Design cordic, start of the top module:
module cordic (
    input clk,
    input rst_n,
    input start,
    input [15:0] angle,
    output reg [15:0] cos,
    output reg [15:0] sin
);
Settings: LEC_CHECK=0, CAP_MARGIN=5, CELL_PAD_IN_SITES_DETAIL_PLACEMENT=0, CORE_ASPECT_RATIO=0.66, CORE_MARGIN=9, CORE_UTILIZATION=41, CTS_CLUSTER_DIAMETER=197, CTS_CLUSTER_SIZE=18, GPL_ROUTABILITY_DRIVEN=0, GPL_TIMING_DRIVEN=0, MAX_ROUTING_LAYER=met4, MIN_ROUTING_LAYER=met2, PLACE_DENSITY=0.42, SETUP_SLACK_MARGIN=1.16, SLEW_MARGIN=25; clock period 15.8 ns.
run.sh (not shown) runs the stock make flow with config.mk's settings and CLKGATE_MAP_FILE=.
The baseline produced a clean layout.
Edit:
GPL_TIMING_DRIVEN = default   (was 0)
MAX_ROUTING_LAYER = met5   (was met4)
PLACE_DENSITY = default   (was 0.42)
PLACE_DENSITY_LB_ADDON = 0.06   (was default)
Setup slack improves by 0.33 ns.
Final cell count is lower by a few percent.
Design area is lower slightly.
Combinational power is lower by roughly a tenth.
Sequential power is higher by roughly a tenth.
Routed wire length is lower by a quarter to a third.
Edit:
CAP_MARGIN = 15   (was 5)
CORE_MARGIN = 2   (was 9)
CORE_UTILIZATION = 72   (was 41)
CTS_CLUSTER_SIZE = 41   (was 18)
GPL_ROUTABILITY_DRIVEN = 1   (was 0)
MIN_ROUTING_LAYER = met1   (was met2)
PLACE_DENSITY_LB_ADDON = default   (was 0.06)
SLEW_MARGIN = 20   (was 25)
clock period = 9.71 ns   (was 15.8 ns; I/O delays follow)
Now the flow finished but fails on setup timing.
Final cell count is lower by a little under a tenth.
Hold slack is about the same.
Final area climbs by a few percent.
Sequential power is higher by a quarter to a third.
Routed wire length came out higher by a little under a tenth.
Fmax is about the same.
Edit:
ABC_AREA = 1   (was default)
CORE_ASPECT_RATIO = 1.0   (was 0.66)
CTS_CLUSTER_DIAMETER = 254   (was 197)
CTS_CLUSTER_SIZE = 72   (was 41)
HOLD_SLACK_MARGIN = 0.29   (was default)
PLACE_DENSITY_LB_ADDON = 0.0   (was default)
SLEW_MARGIN = 25   (was 20)
clock period = 11.3 ns   (was 9.71 ns; I/O delays follow)
What happened:
- The changed run completed, yet does not pass: setup timing
- global-route usage decreases by 0.52 points
- die area decreases by a few percent
- worst setup slack is better by 1.9 ns
- critical path depth is unchanged
- clock power decreases by roughly a tenth
- register-to-register slack is better by 1.9 ns
- routed wire length decreases by a little under a tenth
- clock-buffer cell count increases by 1
- clock skew is about the same
Edit:
CORE_ASPECT_RATIO = 0.66   (was 1.0)
CTS_CLUSTER_DIAMETER = 197   (was 254)
CTS_CLUSTER_SIZE = 41   (was 72)
HOLD_SLACK_MARGIN = -0.08   (was 0.29)
MAX_ROUTING_LAYER = met4   (was met5)
PLACE_DENSITY_LB_ADDON = default   (was 0.0)
SLEW_MARGIN = 20   (was 25)
TNS_END_PERCENT = 80   (was default)
clock period = 8.37 ns   (was 11.3 ns; I/O delays follow)
The changed run reached the layout checks and failed them: setup timing. Synthesized cell count is unchanged. Non-clock buffer count goes up by 55. Routed wire length goes up by 25%. Clock skew goes up by 0.0073 ns. Final area goes up by 3.4%. Via count goes up by about 10%. Die size stays flat. Global-route usage goes up by 9.6 points. Final cell count goes up by 3.0%. Setup slack got worse by 3.6 ns. Hold slack improved by 0.032 ns.
Edit:
CAP_MARGIN = 20   (was 15)
CELL_PAD_IN_SITES_DETAIL_PLACEMENT = default   (was 0)
CORE_ASPECT_RATIO = default   (was 0.66)
CORE_UTILIZATION = 69   (was 72)
CTS_CLUSTER_DIAMETER = default   (was 197)
CTS_CLUSTER_SIZE = default   (was 41)
GPL_ROUTABILITY_DRIVEN = default   (was 1)
HOLD_SLACK_MARGIN = default   (was -0.08)
MAX_ROUTING_LAYER = default   (was met4)
MIN_ROUTING_LAYER = default   (was met1)
SETUP_SLACK_MARGIN = default   (was 1.16)
TNS_END_PERCENT = default   (was 80)
clock period = 20.4 ns   (was 8.37 ns; I/O delays follow)
Effect: This time the run passed the timing, DRC and antenna checks; global-route usage drops by 16 points; worst hold slack gets worse by 0.0073 ns; wire length falls by about 36%; design area shrinks by about 15%.

---

v47:
Starting RTL as in the previous note.
clock: 15.8 ns
lec_check: 0
abc_area: 0
cap_margin: 15
cell_pad_in_sites_detail_placement: 0
core_aspect_ratio: 0.5
core_margin: 8
core_utilization: 65
cts_cluster_diameter: 197
cts_cluster_size: 98
gpl_routability_driven: 0
max_routing_layer: met5
min_routing_layer: met1
place_density_lb_addon: 0.06
setup_slack_margin: 1.58
slew_margin: 20
tns_end_percent: 20
v47: done, clean on timing, DRC and antenna
#### Input delta (v48 over v47)
- a change of SETUP_SLACK_MARGIN from 1.58 to 1.16
- a deleted ABC_AREA that had been 0
- a change of CORE_MARGIN from 8 to 2
- a deleted CTS_CLUSTER_SIZE that had been 98
- a change of CORE_UTILIZATION from 65 to 58
- a deleted TNS_END_PERCENT that had been 20
- a deleted PLACE_DENSITY_LB_ADDON that had been 0.06
- a change of SLEW_MARGIN from 20 to 25
- a change of CORE_ASPECT_RATIO from 0.5 to 0.66
- a change of GPL_ROUTABILITY_DRIVEN from 0 to 1
- a change of the clock period (ns, I/O delays scaled along) from 15.8 to 9.71
Notes after the runs:
In v48 the implementation completed, yet the final layout does not meet the checks, the culprit being negative setup slack. v48 ends up with a global routing met1 resource utilization that is 14 points higher than in v47. Diff v47 and v48: layout-stage area growth over the synthesis result lower in v47. Looking at worst setup slack, v48 sits 5.83 ns lower than v47 does.
[inputs] v1 vs v48
- CORE_ASPECT_RATIO changed from 0.66 to 0.5
- CTS_CLUSTER_DIAMETER changed from 197 to 254
- CORE_UTILIZATION changed from 58 to 72
- PLACE_DENSITY_LB_ADDON newly set to 0.0
- CAP_MARGIN changed from 15 to 0
- CTS_CLUSTER_SIZE newly set to 70
- the clock period (ns, I/O delays scaled along) changed from 9.71 to 12.9
==> comparison <==
Going from v48 to v1, area taken by multi-input logic gates fell by 380 um^2; final area fell by about 5%; power fell by 28%; global-route usage rose by 6.5 points; sum of routed wire length over all layers fell by about 2.4%. Min least setup slack across all paths after layout across v48 and v1: v48. When v1 is set beside v48, its proportion of power drawn by the clock network turns out to be 0.6 points larger. No crash in v1: every stage finished, but the layout fails its final checks due to negative setup slack. Per the comparison of v1 with v48, critical path depth now larger; count of endpoints failing setup in the final report went down.
Relative to v1, the following input files were edited for v20:
- clearing CTS_CLUSTER_DIAMETER, which used to be 254
- putting ABC_AREA at 1 where nothing was set
- swapping 0 for 20 in CAP_MARGIN
- swapping 25 for 20 in SLEW_MARGIN
- swapping 1.16 for -0.81 in SETUP_SLACK_MARGIN
- swapping 70 for 72 in CTS_CLUSTER_SIZE
- clearing MIN_ROUTING_LAYER, which used to be met1
- clearing GPL_ROUTABILITY_DRIVEN, which used to be 1
- clearing CORE_ASPECT_RATIO, which used to be 0.5
- clearing MAX_ROUTING_LAYER, which used to be met5
- clearing CELL_PAD_IN_SITES_DETAIL_PLACEMENT, which used to be 0
- swapping 12.9 for 10.5 in the clock period (ns, I/O delays scaled along)
### Flow results
v20 finished all stages; layout check result: FAIL, due to negative setup slack. v20 against v1; maximum frequency is up slightly. Against v1, floorplan die height in v20 rose by more than a quarter. v20 against v1: global routing usage on met1 rose 4.8 points; smallest setup slack after layout down 2.17 ns. For the via count, v20 came in 664 higher than v1 did. Clock-net power: v20 and v1 compared, lower one is v1. Relative to v1, share of synthesized cell area in and, or, nand and nor gates decreased by 3.6 points in v20. Post-layout instance count excluding filler cells: v20 vs v1 up 194. Looking at detailed-routing wirelength on met1, v20 sits 2.8% below v1.

---

The RTL this note starts from:
==> flow/design.v <==
module fa(
    input a,
    input b,
    input cin,
    output s,
    output cout
);
    assign s = a ^ b  ^ cin;
    assign cout = (a & b) ^ (cin & (a ^ b));
endmodule
module ha(
    input a,
    input b,
    output s,
    output cout
);
    assign s = a ^ b;
    assign cout = a & b;
endmodule
module basic_unit_ha_and(
    input in_x,
    input in_a,
    input in_b,
    output s,
    output cout
);
    wire in_y;
    assign in_y = in_a & in_b;
    assign s = in_x ^ in_y;
    assign cout = in_x & in_y;
endmodule
module basic_unit_fa_and(
    input in_x,
    input in_a,
    input in_b,
    input cin,
    output s,
    output cout
);
    wire in_y;
    assign in_y = in_a & in_b;
    assign s = in_x ^ in_y ^ cin;
    assign cout = (in_x & in_y) ^ (cin & (in_x ^ in_y));
endmodule
module adder_16bit(
    input   [15:0] a,
    input   [15:0] b,
    output  [15:0] out
);
    wire [15:0] s;
    wire [15:0] cout;
    ha i_ha_0 (.a(a[0]), .b(b[0]), .s(s[0]), .cout(cout[0]));
    generate 
        genvar i_adder;
        for(i_adder=1; i_adder<16; i_adder=i_adder+1) begin: adder_for_bits
            fa i_fa (.a(a[i_adder]), .b(b[i_adder]), .cin(cout[i_adder-1]), .s(s[i_adder]), .cout(cout[i_adder]));
        end
    endgenerate
    assign out[15:0] = s[15:0];
endmodule
module lut(
    input [3:0] index,
    output reg [15:0] ei_radian,
    output reg [15:0] tanei
);
    always@(*)
    begin
        case(index)
        4'b0000: begin
            ei_radian = 16'b0000000000000000;
            tanei = 16'h0000;
        end
        4'b0001: begin
            ei_radian = 16'b0110010010000111;
            tanei = 16'h8000;
        end
        4'b0010: begin
            ei_radian = 16'b0011101101011000;
            tanei = 16'h4000;
        end
        4'b0011: begin
            ei_radian = 16'b0001111101011011;
            tanei = 16'h2000;
        end
        4'b0100: begin
            ei_radian = 16'b0000111111101010;
            tanei = 16'h1000;
        end
        4'b0101: begin
            ei_radian = 16'b0000011111111101;
            tanei = 16'h0800;
        end
        4'b0110: begin
            ei_radian = 16'b0000001111111111;
            tanei = 16'h0400;
        end
        4'b0111: begin
            ei_radian = 16'b0000000111111111;
            tanei = 16'h0200;
        end
        4'b1000: begin
            ei_radian = 16'b0000000011111111;
            tanei = 16'h0100;
        end
        4'b1001: begin
            ei_radian = 16'b0000000001111111;
            tanei = 16'h0080;
        end
        4'b1010: begin
            ei_radian = 16'b0000000000111111;
            tanei = 16'h0040;
        end
        4'b1011: begin
            ei_radian = 16'b0000000000011111;
            tanei = 16'h0020;
        end
        4'b1100: begin
            ei_radian = 16'b0000000000001111;
            tanei = 16'h0010;
        end
        4'b1101: begin
            ei_radian = 16'b0000000000000111;
            tanei = 16'h0008;
        end
        4'b1110: begin
            ei_radian = 16'b0000000000000011;
            tanei = 16'h0004;
        end
        4'b1110: begin
            ei_radian = 16'b0000000000000001;
            tanei = 16'h0002;
        end
        default: begin
            ei_radian = 16'b0000000000000000;
            tanei = 16'h0000;
        end
        endcase
    end
endmodule
module add_or_sub_unit(
    input neg,
    input [15:0] ei_radian,
    input [15:0] inner_angle,
    output [15:0] new_inner_angle
);
    wire [15:0] signed_ei_radian;
    assign signed_ei_radian = neg ? {{~{ei_radian}+1}} : ei_radian;
    adder_16bit i_adder_16b_0 (.a(signed_ei_radian), .b(inner_angle), .out(new_inner_angle));
endmodule
module unsigned_unit_first_line(
    input [15:0] in_a,
    input  in_b,
    output [15:0] s
);
    generate
        genvar i_and;
        for(i_and=0;i_and<16;i_and=i_and+1) begin: unsigned_unit_second_line_generate
            assign s[i_and] = in_a[i_and] & in_b;
        end
    endgenerate
endmodule
module unsigned_unit_second_line(
    input [15:0] in_x,
    input [15:0] in_a,
    input  in_b,
    output [15:0] s,
    output [15:0] cout
);
    generate
        genvar i_buh;
        for(i_buh=0;i_buh<16;i_buh=i_buh+1) begin: unsigned_unit_second_line_generate
            basic_unit_ha_and   i_buha  (.in_x(in_x[i_buh]), .in_a(in_a[i_buh]), .in_b(in_b), .s(s[i_buh]), .cout(cout[i_buh]));
        end
    endgenerate
endmodule
module unsigned_unit_line(
    input [15:0] in_x,
    input [15:0] in_a,
    input  in_b,
    input [15:0] cin,
    output [15:0] s,
    output [15:0] cout
);
    generate
        genvar i_buf;
        for(i_buf=0;i_buf<16;i_buf=i_buf+1) begin: unsigned_unit_second_line_generate
            basic_unit_fa_and   i_bufa  (.in_x(in_x[i_buf]), .in_a(in_a[i_buf]), .in_b(in_b), .cin(cin[i_buf]), .s(s[i_buf]), .cout(cout[i_buf]));
        end
    endgenerate
endmodule
module multiply_and_add_unit(
    input [15:0] in,
    input [15:0] a,
    input [15:0] b,
    input neg,
    output [15:0] out
);
    wire [15:0] s_line [15:0];
    wire [15:0] cout_line [15:1];
    unsigned_unit_first_line    i_bul_0 (.in_a(a), .in_b(b[0]), .s(s_line[0]));
    unsigned_unit_second_line   i_bul_1 (.in_x({1'b0, s_line[0][15:1]}), .in_a(a), .in_b(b[1]), .s(s_line[1]), .cout(cout_line[1]));
    unsigned_unit_line          i_bul_2 (.in_x({1'b0, s_line[1][15:1]}), .in_a(a), .in_b(b[2]), .cin(cout_line[1]), .s(s_line[2]), .cout(cout_line[2]));
    generate
        genvar i_bul_mac;
        for(i_bul_mac=2;i_bul_mac<16;i_bul_mac=i_bul_mac+1) begin: unsigned_unit_line_generate
            unsigned_unit_line  i_bul_mac_unit (.in_x({1'b0, s_line[i_bul_mac-1][15:1]}), .in_a(a), .in_b(b[i_bul_mac]), .cin(cout_line[i_bul_mac-1]), .s(s_line[i_bul_mac]), .cout(cout_line[i_bul_mac]));
        end
    endgenerate
    wire [31:0] product_32b;
    generate
        genvar i_s;
        for(i_s=0;i_s<16;i_s=i_s+1) begin: unsigned_output_low_generate
            assign product_32b[i_s] = s_line[i_s][0];
        end
    endgenerate
    adder_16bit i_adder_16b_0 (.a({s_line[15][15:0]}), .b(cout_line[15]), .out(product_32b[31:16]));
    wire [15:0] pos_or_neg;
    assign pos_or_neg = neg ? {{~{product_32b[31:16]}+1}} : {product_32b[31:16]};
    adder_16bit i_adder_16b_1 (.a(in), .b(pos_or_neg), .out(out));
endmodule
module cordic (
    input clk,
    input rst_n,
    input start,
    input [15:0] angle,
    output reg [15:0] cos,
    output reg [15:0] sin
);
    reg [15:0] sampled_angle;
    reg [15:0] inner_angle;
    reg working;
    reg [3:0] state;
    wire [15:0] ei_radian;
    wire [15:0] tanei;
    wire [15:0] new_inner_angle;
    wire [15:0] new_sin;
    wire [15:0] new_cos;
    wire neg;
    always@(posedge clk or negedge rst_n) begin
        if (!rst_n == 1'b1) begin
            sampled_angle <= 16'b0;
        end
        else begin
            if (start == 1'b1) begin
                sampled_angle <= angle;
            end
            else begin
                sampled_angle <= sampled_angle;
            end
        end
    end
    always@(posedge clk or negedge rst_n) begin
        if (!rst_n == 1'b1) begin
            inner_angle <= 16'b0;
        end
        else begin
            if (start == 1'b1) begin
                inner_angle <= 16'b0;
            end
            else begin
                inner_angle <= new_inner_angle;
            end
        end
    end
    always@(posedge clk or negedge rst_n) begin
        if (!rst_n == 1'b1) begin
            working <= 1'b0;
        end
        else begin
            if (start == 1'b1) begin
                working <= 1'b1;
            end
            else begin
                if (state == 4'b1111) begin
                    working <= 1'b0;
                end
                else begin
                    working <= working;
                end
            end
        end
    end
    always@(posedge clk or negedge rst_n) begin
        if (!rst_n == 1'b1) begin
            state <= 4'b0;
        end
        else begin
            if (start == 1'b1) begin
                state <= 4'b0;
            end
            else begin
                if (working == 1'b0) begin
                    state <= 4'b0;
                end
                else begin
                    state <= state + 1;
                end
            end
        end
    end
    always@(posedge clk or negedge rst_n) begin
        if (!rst_n == 1'b1) begin
            sin <= 16'b0;
        end
        else begin
            if (start == 1'b1) begin
                sin <= 16'b0;
            end
            else begin
                if (working == 1'b0) begin
                    sin <= sin;
                end
                else begin
                    sin <= new_sin;
                end
            end
        end
    end
    always@(posedge clk or negedge rst_n) begin
        if (!rst_n == 1'b1) begin
            cos <= 16'b0;
        end
        else begin
            if (start == 1'b1) begin
                cos <= 16'b0100110110111010;
            end
            else begin
                if (working == 1'b0) begin
                    cos <= cos;
                end
                else begin
                    cos <= new_cos;
                end
            end
        end
    end
    lut i_lut_0 (.index(state), .ei_radian(ei_radian),  .tanei(tanei));
    assign neg = (inner_angle <= sampled_angle) ? 0 : 1;
    add_or_sub_unit i_aoru (.neg(neg), .ei_radian(ei_radian), .inner_angle(inner_angle), .new_inner_angle(new_inner_angle));
    multiply_and_add_unit i_mac_cos (.in(cos), .a(tanei), .b(sin), .neg(~neg), .out(new_cos));
    multiply_and_add_unit i_mac_sin (.in(sin), .a(tanei), .b(cos), .neg(neg), .out(new_sin));
endmodule
clock: 9.06 ns
lec_check: 0
abc_area: 1
cap_margin: 20
core_aspect_ratio: 0.5
core_margin: 2
core_utilization: 72
cts_cluster_diameter: 348
cts_cluster_size: 100
place_density: 0.37
setup_slack_margin: 2.64
slew_margin: 20
tns_end_percent: 10
The starting point produced a layout that fails on setup timing.
Next try:
CORE_ASPECT_RATIO = not set   (was 0.5)
CTS_CLUSTER_DIAMETER = 364   (was 348)
PLACE_DENSITY = 0.39   (was 0.37)
SETUP_SLACK_MARGIN = -0.66   (was 2.64)
TNS_END_PERCENT = not set   (was 10)
clock period = 9.44 ns   (was 9.06 ns; I/O delays follow)
=> The new run ran to the end with violations: setup timing; sequential share of layout area barely changes; die size goes down slightly; design area hardly moves; wire length goes up by a few percent; area after synthesis does not change; clock skew goes up by 0.0047 ns; cell count goes down slightly; sequential cell count stays the same; non-clock buffer count goes down by 2; power goes down slightly.
Power and IR drop assume default switching activity.
